// sig_altmult_add
module sig_altmult_add
(
	input signed [15:0] dataa, datab, datac, datad,
	input 		clock, aclr,
	output reg 	[32:0] result
);
	reg signed	[15:0] dataa_reg, datab_reg, datac_reg, datad_reg;
	reg signed	[31:0] mult0_result, mult1_result;
	always @ (posedge clock or posedge aclr) begin
    	if (aclr) begin
			dataa_reg <= {16{1'b0}};
			datab_reg <= {16{1'b0}};
			datac_reg <= {16{1'b0}};
			datad_reg <= {16{1'b0}};
			mult0_result <= {32{1'b0}};
			mult1_result <= {32{1'b0}};
			result <= {33{1'b0}};
		end
		else begin
			dataa_reg <= dataa;
			datab_reg <= datab;
			datac_reg <= datac;
			datad_reg <= datad;
			mult0_result <= dataa_reg * datab_reg;
			mult1_result <= datac_reg * datad_reg;
			result <= mult0_result + mult1_result;
		end
	end
endmodule
export LEC_CHECK = 0
export CAP_MARGIN = 40
export CELL_PAD_IN_SITES_DETAIL_PLACEMENT = 0
export CORE_ASPECT_RATIO = 1.22
export CORE_MARGIN = 3
export CORE_UTILIZATION = 40
export CTS_CLUSTER_SIZE = 48
export GPL_TIMING_DRIVEN = 0
export HOLD_SLACK_MARGIN = 0.28
export SLEW_MARGIN = 35
export TNS_END_PERCENT = 40
create_clock -name core_clock -period 7.0 [get_ports {clock}]
run.sh (not shown) runs the stock make flow with config.mk's settings and CLKGATE_MAP_FILE=.
The baseline went through all stages and came out clean.
Then changed:
CAP_MARGIN = 20   (was 40)
CELL_PAD_IN_SITES_DETAIL_PLACEMENT = not set   (was 0)
CORE_ASPECT_RATIO = 0.95   (was 1.22)
CORE_MARGIN = 2   (was 3)
CORE_UTILIZATION = 65   (was 40)
CTS_CLUSTER_DIAMETER = 229   (was not set)
CTS_CLUSTER_SIZE = 100   (was 48)
GPL_ROUTABILITY_DRIVEN = 0   (was not set)
GPL_TIMING_DRIVEN = not set   (was 0)
HOLD_SLACK_MARGIN = 0.16   (was 0.28)
SLEW_MARGIN = 20   (was 35)
TNS_END_PERCENT = 35   (was 40)
After rerunning:
- cell count went down by 11%
- routed wire length went down by 15%
- worst setup slack improves by 12 ps
- first-iteration DRC count went up by 28%
- non-clock buffer count went down by 56
- maximum frequency barely changes
- synthesized area does not change
Then changed:
CORE_UTILIZATION = 45   (was 65)
CTS_CLUSTER_DIAMETER = 231   (was 229)
HOLD_SLACK_MARGIN = 0.27   (was 0.16)
After rerunning:
- The new run completed without violations
- sequential share of layout area hardly moves
- die area went up by 43%
- synthesized cell count stays the same
- global-route usage went down by 8.2 points
- via count went down by 0.54%
- count of clock-buffer cells in the layout went up by 1
- final area went up by 0.71%
- final cell count went up by 7.5%
Then changed:
CORE_ASPECT_RATIO = not set   (was 0.95)
CORE_UTILIZATION = 20   (was 45)
CTS_CLUSTER_DIAMETER = not set   (was 231)
CTS_CLUSTER_SIZE = not set   (was 100)
GPL_ROUTABILITY_DRIVEN = not set   (was 0)
HOLD_SLACK_MARGIN = not set   (was 0.27)
TNS_END_PERCENT = not set   (was 35)
clock period = 10.2 ns   (was 7.0 ns; I/O delays follow)
Outcome:
- non-clock buffer count falls by 22
- critical path depth falls by 2
- maximum frequency falls by 3.0%
Then changed:
CORE_UTILIZATION = 66   (was 20)
SETUP_SLACK_MARGIN = 1.18   (was not set)
clock period = 5.18 ns   (was 10.2 ns; I/O delays follow)
Outcome: With this change the flow reached the layout checks and failed them: negative setup slack; final cell count goes down by about a fifth; setup slack degrades by 4300 ps; maximum frequency is higher by roughly a tenth; flip-flop count is unchanged; via count climbs by roughly a tenth; clock-buffer cell count came out lower by 1; first-iteration DRC count decreases slightly; global-route usage grows by 24 points; area after synthesis does not change.
Then changed:
CORE_UTILIZATION = 72   (was 66)
PLACE_DENSITY_LB_ADDON = 0.01   (was not set)
SETUP_SLACK_MARGIN = not set   (was 1.18)
clock period = 5.92 ns   (was 5.18 ns; I/O delays follow)
Outcome:
- The new run finished but fails on negative setup slack
- flip-flop count does not change
- area after synthesis does not change
- setup slack is better by 720 ps
- hold slack gets worse by 7.6 ps
- wire length drops by a few percent
- via count drops by a few percent
- fmax is lower slightly
- final cell count shrinks by a few percent
